==> xenon: inputs <==
Design simon2share, start of the top module:
module simon2share(clk, data_ina, data_inb, data_rdy, cipher_out, Done);
input clk;
input data_ina, data_inb;
input [1:0] data_rdy;
output [127:0] cipher_out;
output reg Done;
reg [7:0] counter;
wire [63:0] keya, keyb;
always@(posedge clk)
begin
	if(data_rdy==0) begin
		counter <= 0;
	end
	else if(data_rdy ==3) begin			
		counter <= counter + 1;
	end
end
always @(posedge clk) begin
	if(data_rdy == 3 && (counter == 135))
		Done <= 1;			
	else
		Done <= 0;
end
p_datapath mydatapath(.clk(clk), .counter(counter), 
							 .data_ina(data_ina), .data_inb(data_inb),
							 .data_rdy(data_rdy), 
							 .key_ina(keya), .key_inb(keyb), 
							 .cipher_out(cipher_out));
p_keysch10 mykeysch_a(.clk(clk), .counter(counter), 
							 .data_in(data_ina), .data_rdy(data_rdy), .key_out(keya));
p_keysch11 mykeysch_b(.clk(clk), .counter(counter), 
							 .data_in(data_inb), .data_rdy(data_rdy), .key_out(keyb));						 
endmodule
clock: 2.5 ns
lec_check: 0
cap_margin: 15
cell_pad_in_sites_global_placement: 0
core_margin: 2
core_utilization: 72
cts_cluster_diameter: 323
max_routing_layer: met4
place_density: 0.78
setup_slack_margin: -0.15
slew_margin: 20
run.sh (not shown) runs the stock make flow with config.mk's settings and CLKGATE_MAP_FILE=.
==> inputs of willow, as changes to xenon <==
- CAP_MARGIN: 15 -> 20
- CELL_PAD_IN_SITES_GLOBAL_PLACEMENT: 0 -> unset
- CORE_UTILIZATION: 72 -> 61
- CTS_CLUSTER_DIAMETER: 323 -> unset
- MAX_ROUTING_LAYER: met4 -> unset
- PLACE_DENSITY: 0.78 -> 0.6
- SETUP_SLACK_MARGIN: -0.15 -> 0.51
==> flow/constraint.sdc (replaced) <==
create_clock -name core_clock -period 3.86 [get_ports {clk}]
set_input_delay 0.7720 -clock core_clock [delete_from_list [all_inputs] [get_ports {clk}]]
set_output_delay 0.7720 -clock core_clock [all_outputs]
set_load 0.01 [all_outputs]
==> inputs of raven, as changes to xenon <==
- CAP_MARGIN: 15 -> 20
- CELL_PAD_IN_SITES_GLOBAL_PLACEMENT: 0 -> unset
- CORE_UTILIZATION: 72 -> 54
- CTS_CLUSTER_DIAMETER: 323 -> unset
- MAX_ROUTING_LAYER: met4 -> unset
- PLACE_DENSITY: 0.78 -> unset
- SETUP_SLACK_MARGIN: -0.15 -> 0.48
==> flow/constraint.sdc (replaced) <==
create_clock -name core_clock -period 2.58 [get_ports {clk}]
set_input_delay 0.5160 -clock core_clock [delete_from_list [all_inputs] [get_ports {clk}]]
set_output_delay 0.5160 -clock core_clock [all_outputs]
set_load 0.01 [all_outputs]
==> out/summary.txt <==
logic share of the area -> 0.4340
routing usage on met1 -> 0.5425
status -> finished with violations
Fail Reasons -> setup timing
Final WS setup -> -0.2150 ns
Achievable Freq -> 368.3 MHz
non-clk buf share -> 0.09500
final setup violation count -> 385
Source of the figures above: xenon

==> out/summary.txt <==
Final WS setup -> 0.5520 ns
Power Total -> 26.74 mW
Post-Synth XOR/XNOR Area -> 0.2421
crit path DRT -> 3.09 ns
status -> timing/DRC/antenna clean
routing usage on met1 -> 0.4372
ClkCell Share -> 0.05001
Achievable Freq -> 302.3 MHz
logic share of the area -> 0.4418
non-clk buf share -> 0.05785
hold_buf cts -> 0
Source of the figures above: willow

==> out/summary.txt <==
final setup violation count -> 128
non-clk buf share -> 0.1076
logic share of the area -> 0.4276
routing usage on met1 -> 0.4237
status -> finished with violations
Fail Reasons -> setup timing
Final WS setup -> -0.2236 ns
Achievable Freq -> 356.7 MHz
Source of the figures above: raven



==> inputs of build 30 <==
Starting RTL as in the previous note.
## simon2share
module simon2share(clk, data_ina, data_inb, data_rdy, cipher_out, Done);
export LEC_CHECK = 0
export ABC_AREA = 1
export CAP_MARGIN = 15
export CELL_PAD_IN_SITES_GLOBAL_PLACEMENT = 0
export CORE_MARGIN = 2
export CORE_UTILIZATION = 70
export CTS_CLUSTER_DIAMETER = 236
export CTS_CLUSTER_SIZE = 15
export HOLD_SLACK_MARGIN = 0.29
export MAX_ROUTING_LAYER = met4
export PLACE_DENSITY = 0.77
export SETUP_SLACK_MARGIN = -0.03
export SLEW_MARGIN = 20
create_clock -name core_clock -period 1.46 [get_ports {clk}]
==> trial 20 (differences from build 30) <==
Settings changed: ABC_AREA 1 to default, CORE_ASPECT_RATIO from default to 1.79, CORE_UTILIZATION 70 to 28, CTS_CLUSTER_DIAMETER 236 to 323, CTS_CLUSTER_SIZE 15 to default, HOLD_SLACK_MARGIN 0.29 to 0.01, SETUP_SLACK_MARGIN -0.03 to 0.33.
==> flow/constraint.sdc (replaced) <==
create_clock -name core_clock -period 3.17 [get_ports {clk}]
set_input_delay 0.6340 -clock core_clock [delete_from_list [all_inputs] [get_ports {clk}]]
set_output_delay 0.6340 -clock core_clock [all_outputs]
set_load 0.01 [all_outputs]
==> trial 98 (differences from build 30) <==
Settings changed: CORE_UTILIZATION 70 to 72, CTS_CLUSTER_DIAMETER 236 to 323, CTS_CLUSTER_SIZE 15 to 14, HOLD_SLACK_MARGIN 0.29 to default, MAX_ROUTING_LAYER met4 to met5, PLACE_DENSITY 0.77 to default, PLACE_DENSITY_LB_ADDON from default to 0.02, SETUP_SLACK_MARGIN -0.03 to 0.72.
==> flow/constraint.sdc (replaced) <==
create_clock -name core_clock -period 2.5 [get_ports {clk}]
set_input_delay 0.5000 -clock core_clock [delete_from_list [all_inputs] [get_ports {clk}]]
set_output_delay 0.5000 -clock core_clock [all_outputs]
set_load 0.01 [all_outputs]
==> summary of the runs <==
- The highest first-iteration DRC count belongs to trial 98, the lowest to trial 20.
- The lowest clock power belongs to trial 20, the highest to build 30.
- Power, lowest first: trial 20, trial 98, build 30.
- Build 30 reached the layout checks and failed them: negative setup slack. Trial 20 produced a clean layout. Trial 98 completed and failed the layout checks on negative setup slack.
- The lowest register-to-register slack belongs to build 30, the highest to trial 20.
- Between trial 20 and trial 98, the lower synthesized area is in trial 20 (gap 2.3%, measured against trial 98).
- Final area: trial 20 is larger than trial 98 (2.1%).
==> figures <==
	build 30	trial 20	trial 98
Switching Fraction	39.9%	39.9%	41.0%
Cell at the slowest stage of the critical path	sky130_fd_sc_hd__dfxtp_4	sky130_fd_sc_hd__dfxtp_4	sky130_fd_sc_hd__dfxtp_1
NetSw	24900 µW	13200 µW	14400 µW
Share of the synthesized netlist area taken by xor and xnor gates	13.5%	24.2%	13.5%
Power of the sequential group	24900 µW	14200 µW	16100 µW
Total setup buffers inserted after CTS	0	28	12
Sum of net half-perimeters after detailed placement	79.5 mm	71.3 mm	71.8 mm
GR Util All Layers	44.4%	17.3%	42.1%
Yosys top cell area share	46.0%	47.0%	46.0%
Number of CTS-inserted buffers	40	45	43
Final core utilization	83.6%	33.5%	83.4%
Hold buffers post-CTS	1	0	0
Run status	complete, but fails checks	complete, no violations	complete, but fails checks
Violated checks	negative setup slack	-	negative setup slack
Power and IR drop assume default switching activity.
